== v15 ==
==> flow/design.v (excerpt) <==
module LED_flow(
  input      i_clk,                     
  input      i_rst_n,                   
  input      pause,                     
  output reg [6:0] keyboard_val,        
  output reg [7:0] keyboard             
 );
clock: 11.7 ns
lec_check: 0
abc_area: 0
cap_margin: 20
core_margin: 2
core_utilization: 72
place_density: 0.35
setup_slack_margin: 2.05
slew_margin: 20
run.sh (not shown) runs the stock make flow with config.mk's settings and CLKGATE_MAP_FILE=.
The log for v15 ends in 3_5_place_dp with error DPL-0038, so the run never completed.
For v8, these inputs were changed with respect to v15:
Settings: removing SETUP_SLACK_MARGIN (formerly 2.05); changing CORE_UTILIZATION from 72 to 51; changing ABC_AREA from 0 to 1; changing PLACE_DENSITY from 0.35 to 0.6; changing the clock period (ns, I/O delays scaled along) from 11.7 to 18.9.
==> comparison <==
- Completing all stages was not enough for v8: its layout failed the final checks because of setup timing.
- As the logs show, v15 stopped at 3_5_place_dp after a tool error, so it never reached the end of the flow.
- Initial standard-cell utilization of the core on v8 is down relative to v15.
- v8 ends up with lower area share of xor/xnor cells in the synthesized design than v15 does.
- Going from v15 to v8, yosys-reported design area after synthesis rose about 0.6%, synthesized area per cell decreased 0.94 um2, instance count of the mapped netlist now sits higher, number of cell rows picked up an extra 19%.
Modified inputs, v57 compared to v8
Settings: SETUP_SLACK_MARGIN newly set to 3.95; PLACE_DENSITY removed (was 0.6); CORE_UTILIZATION changed from 51 to 56; ABC_AREA removed (was 1); the clock period (ns, I/O delays scaled along) changed from 18.9 to 13.5.
Results
From the logs: v57 reached the end of the flow and failed the layout checks with setup timing. Synthesized cell count down 676 in v57 wrt v8. Buffering overhead for v57: 2.5 points up relative to v8. | global-route usage | lower: v8 |. For global-route wire length before repair, dividing the value from v57 by the value from v8 gives 1.4. Max freq v8 -> v57: improved. In v57, the width of the chip came out about 5% below the value in v8. Relative to v8, highest fanout seen on the critical path decreased by 1 in v57. Of the two values seen for capturing element of the worst setup path, keyboard_val[0] was produced by v8 and keyboard_val[3] by v57.
Input changes introduced in v26 (baseline for comparison: v57):
Settings: CORE_UTILIZATION changed from 56 to 64; SETUP_SLACK_MARGIN removed (was 3.95).
--- outcome ---
v26 -> v57: mapped cell area flat. v26 — area of the core about 13% lower, v57 as reference. v57 finished every stage; the final checks, however, were not passed, the failures being setup timing. v26 never completed; the flow aborted with a tool error in 4_1_cts. For synthesized instance count, v26 and v57 come out practically identical.

* * *

v25:
The RTL this note starts from:
==> flow/design.v <==
`timescale 1ns / 1ps
module LED_flow(
  input      i_clk,                     
  input      i_rst_n,                   
  input      pause,                     
  output reg [6:0] keyboard_val,        
  output reg [7:0] keyboard             
 );
reg [1:0] cnt2;                         
reg [3:0] flag;                         
reg [23:0] flag_time;                   
reg key_clk_sec;                        
reg key_clk_sec_d;
reg [1:0] cnt;                          
reg key_clk_d;
wire key_clk  = cnt[1];                 
wire sec_tick = key_clk_sec & ~key_clk_sec_d;
wire scan_tick = key_clk & ~key_clk_d;
always @ (posedge i_clk)
   begin
     if (i_rst_n) begin
         cnt <= 2'd0;
         cnt2 <= 2'd0;
         key_clk_sec <= 1'b0;
         key_clk_sec_d <= 1'b0;
         key_clk_d <= 1'b0;
     end else begin
         cnt <= cnt + 1'b1;
         cnt2 <= (cnt2 + 1'b1) % 2'd3;
         if(cnt2 < 2'd1)
             key_clk_sec <= 1'b1;
         else
             key_clk_sec <= 1'b0;
         key_clk_sec_d <= key_clk_sec;
         key_clk_d <= key_clk;
     end
   end
always @ (posedge i_clk)
  begin
    if (i_rst_n)
        flag_time <= 24'b0;
    else if(sec_tick && !pause)
        flag_time <= (flag_time + 1'b1) % 24'd8640000;
  end
always @ (posedge i_clk)
  if (i_rst_n) begin
    flag <= 4'd0;
    keyboard <= 8'b1111_1111;
    keyboard_val <= 7'b1111111;
  end else if (scan_tick)
  begin
    flag <= (flag + 1'b1) % 4'd8;
    case(flag)
       4'h0:begin
                keyboard <= 8'b0111_1111;    
                case((flag_time / 19'd360000) / 4'd10)
                4'd0:keyboard_val <= 7'b0000001;
                4'd1:keyboard_val <= 7'b1001111;
                4'd2:keyboard_val <= 7'b0010010;
                4'd3:keyboard_val <= 7'b0000110;
                4'd4:keyboard_val <= 7'b1001100;
                4'd5:keyboard_val <= 7'b0100100;
                4'd6:keyboard_val <= 7'b0100000;
                4'd7:keyboard_val <= 7'b0001111;
                4'd8:keyboard_val <= 7'b0000000;
                4'd9:keyboard_val <= 7'b0001100;
                endcase
            end
       4'h1:begin
                keyboard <= 8'b1011_1111;    
                case((flag_time / 19'd360000) % 4'd10)
                4'd0:keyboard_val <= 7'b0000001;
                4'd1:keyboard_val <= 7'b1001111;
                4'd2:keyboard_val <= 7'b0010010;
                4'd3:keyboard_val <= 7'b0000110;
                4'd4:keyboard_val <= 7'b1001100;
                4'd5:keyboard_val <= 7'b0100100;
                4'd6:keyboard_val <= 7'b0100000;
                4'd7:keyboard_val <= 7'b0001111;
                4'd8:keyboard_val <= 7'b0000000;
                4'd9:keyboard_val <= 7'b0001100;
                endcase
            end
       4'h2:begin
                keyboard <= 8'b1101_1111;    
                case(((flag_time / 13'd6000) % 6'd60) / 4'd10)
                4'd0:keyboard_val <= 7'b0000001;
                4'd1:keyboard_val <= 7'b1001111;
                4'd2:keyboard_val <= 7'b0010010;
                4'd3:keyboard_val <= 7'b0000110;
                4'd4:keyboard_val <= 7'b1001100;
                4'd5:keyboard_val <= 7'b0100100;
                4'd6:keyboard_val <= 7'b0100000;
                4'd7:keyboard_val <= 7'b0001111;
                4'd8:keyboard_val <= 7'b0000000;
                4'd9:keyboard_val <= 7'b0001100;
                endcase
            end
       4'h3:begin
                keyboard <= 8'b1110_1111;    
                case(((flag_time / 13'd6000) % 6'd60) % 4'd10)
                4'd0:keyboard_val <= 7'b0000001;
                4'd1:keyboard_val <= 7'b1001111;
                4'd2:keyboard_val <= 7'b0010010;
                4'd3:keyboard_val <= 7'b0000110;
                4'd4:keyboard_val <= 7'b1001100;
                4'd5:keyboard_val <= 7'b0100100;
                4'd6:keyboard_val <= 7'b0100000;
                4'd7:keyboard_val <= 7'b0001111;
                4'd8:keyboard_val <= 7'b0000000;
                4'd9:keyboard_val <= 7'b0001100;
                endcase
            end
       4'h4:begin
                keyboard <= 8'b1111_0111;    
                case(((flag_time / 7'd100) % 6'd60) / 4'd10)
                4'd0:keyboard_val <= 7'b0000001;
                4'd1:keyboard_val <= 7'b1001111;
                4'd2:keyboard_val <= 7'b0010010;
                4'd3:keyboard_val <= 7'b0000110;
                4'd4:keyboard_val <= 7'b1001100;
                4'd5:keyboard_val <= 7'b0100100;
                4'd6:keyboard_val <= 7'b0100000;
                4'd7:keyboard_val <= 7'b0001111;
                4'd8:keyboard_val <= 7'b0000000;
                4'd9:keyboard_val <= 7'b0001100;
                endcase
            end
       4'h5:begin
                keyboard <= 8'b1111_1011;    
                case(((flag_time / 7'd100) % 6'd60) % 4'd10)
                4'd0:keyboard_val <= 7'b0000001;
                4'd1:keyboard_val <= 7'b1001111;
                4'd2:keyboard_val <= 7'b0010010;
                4'd3:keyboard_val <= 7'b0000110;
                4'd4:keyboard_val <= 7'b1001100;
                4'd5:keyboard_val <= 7'b0100100;
                4'd6:keyboard_val <= 7'b0100000;
                4'd7:keyboard_val <= 7'b0001111;
                4'd8:keyboard_val <= 7'b0000000;
                4'd9:keyboard_val <= 7'b0001100;
                endcase
            end
       4'h6:begin
                keyboard <= 8'b1111_1101;    
                case((flag_time % 7'd100)/4'd10)
                4'd0:keyboard_val <= 7'b0000001;
                4'd1:keyboard_val <= 7'b1001111;
                4'd2:keyboard_val <= 7'b0010010;
                4'd3:keyboard_val <= 7'b0000110;
                4'd4:keyboard_val <= 7'b1001100;
                4'd5:keyboard_val <= 7'b0100100;
                4'd6:keyboard_val <= 7'b0100000;
                4'd7:keyboard_val <= 7'b0001111;
                4'd8:keyboard_val <= 7'b0000000;
                4'd9:keyboard_val <= 7'b0001100;
                endcase
            end
       4'h7:begin
                keyboard <= 8'b1111_1110;    
                case(flag_time % 4'd10)
                4'd0:keyboard_val <= 7'b0000001;
                4'd1:keyboard_val <= 7'b1001111;
                4'd2:keyboard_val <= 7'b0010010;
                4'd3:keyboard_val <= 7'b0000110;
                4'd4:keyboard_val <= 7'b1001100;
                4'd5:keyboard_val <= 7'b0100100;
                4'd6:keyboard_val <= 7'b0100000;
                4'd7:keyboard_val <= 7'b0001111;
                4'd8:keyboard_val <= 7'b0000000;
                4'd9:keyboard_val <= 7'b0001100;
                endcase
            end
    endcase
  end
endmodule
==> flow/config.mk <==
export PLATFORM = sky130hd
export DESIGN_NAME = LED_flow
export DESIGN_NICKNAME = LED_flow
export VERILOG_FILES = /design/flow/design.v
export SDC_FILE = /design/flow/constraint.sdc
export NUM_CORES = 4
export LEC_CHECK = 0
export ABC_AREA = 0
export CAP_MARGIN = 20
export CORE_MARGIN = 3
export CORE_UTILIZATION = 68
export CTS_CLUSTER_SIZE = 25
export HOLD_SLACK_MARGIN = 0.29
export SETUP_SLACK_MARGIN = -1.54
export SLEW_MARGIN = 15
==> flow/constraint.sdc <==
create_clock -name core_clock -period 17.5 [get_ports {i_clk}]
set_input_delay 3.5000 -clock core_clock [delete_from_list [all_inputs] [get_ports {i_clk}]]
set_output_delay 3.5000 -clock core_clock [all_outputs]
set_load 0.01 [all_outputs]
In the summary table, v25 is marked failed, with error GRT-0116 raised in 5_1_grt.
--- input diff v25..v33 ---
Settings: PLACE_DENSITY_LB_ADDON newly set to 0.08; CTS_CLUSTER_SIZE removed (was 25); CORE_UTILIZATION changed from 68 to 58.
==> comparison <==
Although v33 finished all stages, its layout failed final checks on setup timing.
v33: HPWL reported at the end of detailed placement is 9.6% lower than what v25 reported.
v33 against v25: fraction of synthesized cell area in xor and xnor cells saw little to no change; routability-driven placement congestion ratio saw a decrease; post-synthesis average cell area saw little to no change; share of synthesized cell area in full adder, half adder and majority cells saw little to no change.
Comparing v33 against v25, there is no change at all in number of ports placed on the die boundary.
v33 against v25: number of buffers inserted by post-CTS setup repair now sits higher, post-cts sizing count now sits lower, total die size now sits higher, pre-CTS worst setup slack now sits higher.
Changes in v41 relative to v33:
Settings: clearing PLACE_DENSITY_LB_ADDON, which used to be 0.08; clearing ABC_AREA, which used to be 0; clearing HOLD_SLACK_MARGIN, which used to be 0.29; swapping 15 for 20 in SLEW_MARGIN; putting PLACE_DENSITY at 0.6 where nothing was set; clearing SETUP_SLACK_MARGIN, which used to be -1.54; swapping 58 for 28 in CORE_UTILIZATION; swapping 3 for 2 in CORE_MARGIN; swapping 17.5 for 24.3 in the clock period (ns, I/O delays scaled along).
[summary]
Apart from v33, each of v41 and v33 ends the flow with a layout that passes the timing, DRC and antenna checks. v41 vs v33: portion of the clock cycle consumed by the worst path in the final layout down in v41. Taking v33 as the reference, in v41 fraction of area in clock buffers and inverters was more or less identical; core utilization lost 55 points; number of inserted filler cells in the final layout went up by 7224; routed wire length saw a decrease. v41 against v33: largest net degree at the start of global routing rose 15, overall track demand over capacity in global routing fell 24 points.
Setup changes, v41 to v38
Settings: changing CORE_UTILIZATION from 28 to 65; setting TNS_END_PERCENT to 5 for the first time; setting SETUP_SLACK_MARGIN to 3.7 for the first time; changing the clock period (ns, I/O delays scaled along) from 24.3 to 13.5.
--- outcome ---
- For v38, the flow was terminated by a tool error in 5_1_grt and produced no final design.
- Synthesis area per yosys: v41 vs v38 identical
- Synthesized cell area came out exactly the same in v41 and v38.
- Diff v41 and v38: number of rows created at floorplan higher in v41
- v38 ends up with a cell total after placement that is 495 higher than in v41.
- STATUS worst slack after detailed placement: v38 loses against v41
- Number of buffers inserted by post-CTS setup repair was higher in v38 than in v41.
- Compared to v41, v38 was floorplanned on a smaller die.
